v58:
==> flow/design.v (excerpt) <==
module desiredDrive_reg(
    input clk, rst_n,
    input [11:0] avg_torque,
    input [4:0] cadence,
    input not_pedaling,
    input [12:0] incline,
    input [2:0] scale,
    output logic [11:0] target_curr
);
clock: 14.5 ns
lec_check: 0
abc_area: 0
cap_margin: 15
cell_pad_in_sites_detail_placement: 1
core_margin: 8
core_utilization: 39
cts_cluster_diameter: 198
cts_cluster_size: 43
gpl_routability_driven: 0
gpl_timing_driven: 1
max_routing_layer: met4
place_density_lb_addon: 0.21
setup_slack_margin: 2.67
slew_margin: 35
tns_end_percent: 90
run.sh (not shown) runs the stock make flow with config.mk's settings and CLKGATE_MAP_FILE=.
v58 ended with every stage complete and zero timing, DRC or antenna violations.
## Diff of input files: v51 against v58
==> flow/config.mk <==
export PLATFORM = sky130hd
export DESIGN_NAME = desiredDrive_reg
export DESIGN_NICKNAME = desiredDrive_reg
export VERILOG_FILES = /design/flow/design.v
export SDC_FILE = /design/flow/constraint.sdc
export NUM_CORES = 4
export LEC_CHECK = 0
export ABC_AREA = 0
export CAP_MARGIN = 40
export CORE_MARGIN = 2
export CORE_UTILIZATION = 72
export CTS_CLUSTER_SIZE = 86
export GPL_ROUTABILITY_DRIVEN = 1
export GPL_TIMING_DRIVEN = 1
export MAX_ROUTING_LAYER = met4
export PLACE_DENSITY = 0.38
export SLEW_MARGIN = 35
export TNS_END_PERCENT = 90
==> flow/constraint.sdc <==
create_clock -name core_clock -period 11.6 [get_ports {clk}]
set_input_delay 2.3200 -clock core_clock [delete_from_list [all_inputs] [get_ports {clk}]]
set_output_delay 2.3200 -clock core_clock [all_outputs]
set_load 0.01 [all_outputs]
## What came out
- Taking v58 as the reference, in v51 horizontal extent of the die shows a reduction of 31%, clock skew shows no meaningful change, clock-buffer cell count shows a reduction of 1, wire length shows a reduction of 17%, max-cap check violation count shows no meaningful change.
- The run showing the smaller post-route cell area is v51.
- Comparing v51 and v58, detailed-route vias per instance is lower on v58.
- v51: register area is about 0.32% lower than what v58 reported.
- Of v51 and v58, the higher final HPWL from detailed placement belongs to v58.
- Lower worst hold slack among v51 and v58: v51
- Reported for v51 and v58, summed instance area of the synthesized netlist turned out identical to the last digit.
> inputs changed (v51 -> v47)
==> flow/config.mk <==
export PLATFORM = sky130hd
export DESIGN_NAME = desiredDrive_reg
export DESIGN_NICKNAME = desiredDrive_reg
export VERILOG_FILES = /design/flow/design.v
export SDC_FILE = /design/flow/constraint.sdc
export NUM_CORES = 4
export LEC_CHECK = 0
export ABC_AREA = 1
export CAP_MARGIN = 20
export CORE_MARGIN = 2
export CORE_UTILIZATION = 72
export SETUP_SLACK_MARGIN = -0.58
export SLEW_MARGIN = 20
==> flow/constraint.sdc <==
create_clock -name core_clock -period 5.99 [get_ports {clk}]
set_input_delay 1.1980 -clock core_clock [delete_from_list [all_inputs] [get_ports {clk}]]
set_output_delay 1.1980 -clock core_clock [all_outputs]
set_load 0.01 [all_outputs]
--- outcome ---
- v51 has a lower die outline area than v47.
- 4_1_cts: v47 exited with error
- v51 → v47: area figure in the yosys stat output moved up, post-DP HPWL moved up, xor/xnor cell area share of the yosys netlist moved down.
- Delta (v47 minus v51): instance area at placement up about 20%; synthesized area higher; placed instance count climbed 28%.
Relative to v47, the following input files were edited for v41:
diff --git a/flow/config.mk b/flow/config.mk
--- a/flow/config.mk
+++ b/flow/config.mk
@@ -7,3 +7,2 @@
 export LEC_CHECK = 0
-export ABC_AREA = 1
 export CAP_MARGIN = 20
@@ -11,3 +10,4 @@
 export CORE_UTILIZATION = 72
-export SETUP_SLACK_MARGIN = -0.58
+export CTS_CLUSTER_SIZE = 100
 export SLEW_MARGIN = 20
+export TNS_END_PERCENT = 10
==> flow/constraint.sdc <==
create_clock -name core_clock -period 9.84 [get_ports {clk}]
set_input_delay 1.9680 -clock core_clock [delete_from_list [all_inputs] [get_ports {clk}]]
set_output_delay 1.9680 -clock core_clock [all_outputs]
set_load 0.01 [all_outputs]
Results
v41 | ERROR | 5_1_grt. [v41] worst slack after detailed placement rose 3.75 ns relative to v47. Share of synthesized cell area in and, or, nand and nor gates in v41 is 3.9 points lower than in v47. The higher HPWL reported at the end of detailed placement of v41 and v47 is in v47. Going from v47 to v41, post-synthesis instance area -1.2%; average cell area after synthesis increased 0.96 um2. | total die size | lower: v41 |. v41 vs. v47: and-or/or-and share of the synthesized area climbed 3.7 points, number of standard cells reported by yosys dropped 190, number of unique standard cell types used by synthesis climbed 55%, post-synthesis instance total dropped 190. v41 has area reported by Yosys stat below what v47 had.


Starting RTL as in the previous note.
export LEC_CHECK = 0
export CAP_MARGIN = 20
export CORE_ASPECT_RATIO = 1.75
export CORE_MARGIN = 2
export CORE_UTILIZATION = 40
export MAX_ROUTING_LAYER = met4
export SLEW_MARGIN = 20
create_clock -name core_clock -period 13.0 [get_ports {clk}]
Rerun with:
--- a/flow/config.mk
+++ b/flow/config.mk
@@ -8,6 +8,7 @@
 export CAP_MARGIN = 20
-export CORE_ASPECT_RATIO = 1.75
 export CORE_MARGIN = 2
 export CORE_UTILIZATION = 40
-export MAX_ROUTING_LAYER = met4
+export CTS_CLUSTER_DIAMETER = 333
+export CTS_CLUSTER_SIZE = 100
 export SLEW_MARGIN = 20
+export TNS_END_PERCENT = 10
The changed run finished with timing, DRC and antenna clean.
Wire length shrinks by 2.9%.
Global-route usage drops by 0.79 points.
Non-clock buffer count is lower by 4.
Rerun with:
--- a/flow/config.mk
+++ b/flow/config.mk
@@ -8,7 +8,6 @@
 export CAP_MARGIN = 20
+export CORE_ASPECT_RATIO = 1.19
 export CORE_MARGIN = 2
-export CORE_UTILIZATION = 40
-export CTS_CLUSTER_DIAMETER = 333
-export CTS_CLUSTER_SIZE = 100
+export CORE_UTILIZATION = 54
+export HOLD_SLACK_MARGIN = 0.06
 export SLEW_MARGIN = 20
-export TNS_END_PERCENT = 10
The new run completed without violations.
Maximum frequency hardly moves.
Final cell count fell by 5.9%.
Via count fell by 0.66%.
Sequential share of layout area is about the same.
Design area fell by 0.64%.
Clock-buffer cell count stays the same.
Die area fell by 25%.
Worst setup slack degrades by 25 ps.
Synthesized cell count does not change.
Rerun with:
--- a/flow/config.mk
+++ b/flow/config.mk
@@ -8,6 +8,7 @@
 export CAP_MARGIN = 20
-export CORE_ASPECT_RATIO = 1.19
 export CORE_MARGIN = 2
-export CORE_UTILIZATION = 54
-export HOLD_SLACK_MARGIN = 0.06
+export CORE_UTILIZATION = 40
+export CTS_CLUSTER_DIAMETER = 343
+export CTS_CLUSTER_SIZE = 100
 export SLEW_MARGIN = 20
+export TNS_END_PERCENT = 15
After rerunning: Setup slack gains 25 ps; die area is higher by a quarter to a third; maximum frequency barely changes; area after synthesis is unchanged; utilization is lower by 15 points; synthesized cell count stays the same; design area is higher slightly; non-clock buffer count is lower by 5; first-iteration DRC count is higher by well over a third.


== oak ==
desiredDrive_reg again, from the RTL that the note above started with.
==> flow/config.mk <==
export PLATFORM = sky130hd
export DESIGN_NAME = desiredDrive_reg
export DESIGN_NICKNAME = desiredDrive_reg
export VERILOG_FILES = /design/flow/design.v
export SDC_FILE = /design/flow/constraint.sdc
export NUM_CORES = 4
export LEC_CHECK = 0
export ABC_AREA = 0
export CAP_MARGIN = 25
export CORE_ASPECT_RATIO = 1.67
export CORE_MARGIN = 8
export CORE_UTILIZATION = 59
export GPL_ROUTABILITY_DRIVEN = 0
export GPL_TIMING_DRIVEN = 1
export MAX_ROUTING_LAYER = met5
export SETUP_SLACK_MARGIN = -0.09
export SLEW_MARGIN = 5
export TNS_END_PERCENT = 90
==> flow/constraint.sdc <==
create_clock -name core_clock -period 14.5 [get_ports {clk}]
set_input_delay 2.9000 -clock core_clock [delete_from_list [all_inputs] [get_ports {clk}]]
set_output_delay 2.9000 -clock core_clock [all_outputs]
set_load 0.01 [all_outputs]
oak reached the final stage; the timing, DRC and antenna checks on its layout passed.
Input-level comparison between pine and oak:
- CORE_UTILIZATION: 59 -> 39
- CTS_CLUSTER_SIZE: unset -> 43
- MAX_ROUTING_LAYER: met5 -> met4
- SETUP_SLACK_MARGIN: -0.09 -> 2.67
- CORE_ASPECT_RATIO: 1.67 -> unset
- PLACE_DENSITY_LB_ADDON: unset -> 0.21
- CTS_CLUSTER_DIAMETER: unset -> 198
- SLEW_MARGIN: 5 -> 35
- CAP_MARGIN: 25 -> 0
==> comparison <==
- Global-route usage in pine vs oak: down 6.1 points
- From oak to pine the numbers moved as follows: pre-CTS setup slack climbed 0.18 ns, worst hold margin increased 0.016 ns, detailed-route wire length per cell down 1.0 um.
- DRC marker count from the first detailed-route iteration, oak and pine: larger value in pine
- Post-route cell area | pine above oak
- The lower total wire length after detailed routing of oak and pine is in oak.
- Higher number of global-route vias before repair goes to pine over oak.
- pine closes out successfully: all stages finished, all timing, DRC and antenna checks passed.
- Between oak and pine, the flow reports number of nets in the layout increasing by a few percent.
- pine vs oak, final period utilization went down by 12 points.
- Critical path required time across oak and pine: no real change.
Relative to pine, the following input files were edited for birch:
- swapping 39 for 32 in CORE_UTILIZATION
- putting CORE_ASPECT_RATIO at 1.67 where nothing was set
- swapping met4 for met5 in MAX_ROUTING_LAYER
- clearing PLACE_DENSITY_LB_ADDON, which used to be 0.21
- swapping 2.67 for -1.43 in SETUP_SLACK_MARGIN
- swapping 8 for 2 in CORE_MARGIN
- clearing CTS_CLUSTER_SIZE, which used to be 43
- swapping 35 for 5 in SLEW_MARGIN
- swapping 0 for 25 in CAP_MARGIN
- clearing CTS_CLUSTER_DIAMETER, which used to be 198
Notes after the runs:
Compared with pine, birch ends up with a smaller final cell area.
There was hardly any difference in clock insertion delay at the later pin of the skew report between pine and birch.
The clock-pin transition on the worst setup and hold timing paths was comparable across birch and pine.
Input-level comparison between maple and birch:
- SETUP_SLACK_MARGIN now 2.67, was -1.43
- CAP_MARGIN now 15, was 25
- CORE_MARGIN now 8, was 2
- SLEW_MARGIN now 35, was 5
- CORE_ASPECT_RATIO no longer set, was 1.67
- CTS_CLUSTER_DIAMETER now 198, previously not set
- CELL_PAD_IN_SITES_DETAIL_PLACEMENT now 2, previously not set
- CORE_UTILIZATION now 23, was 32
- GPL_ROUTABILITY_DRIVEN now 1, was 0
- MAX_ROUTING_LAYER now met4, was met5
- CTS_CLUSTER_SIZE now 43, previously not set
- PLACE_DENSITY_LB_ADDON now 0.21, previously not set
Total met3 wirelength after detailed routing, maple and birch: higher on birch. Of maple and birch, maple shows the lower initial core utilization, with birch above it. Changes observed in maple relative to birch: worst-path maximum fanout went down 6, maximum frequency moved up, routed wire length moved up. Combinational gate area delta for maple relative to birch: 870 um2 higher.
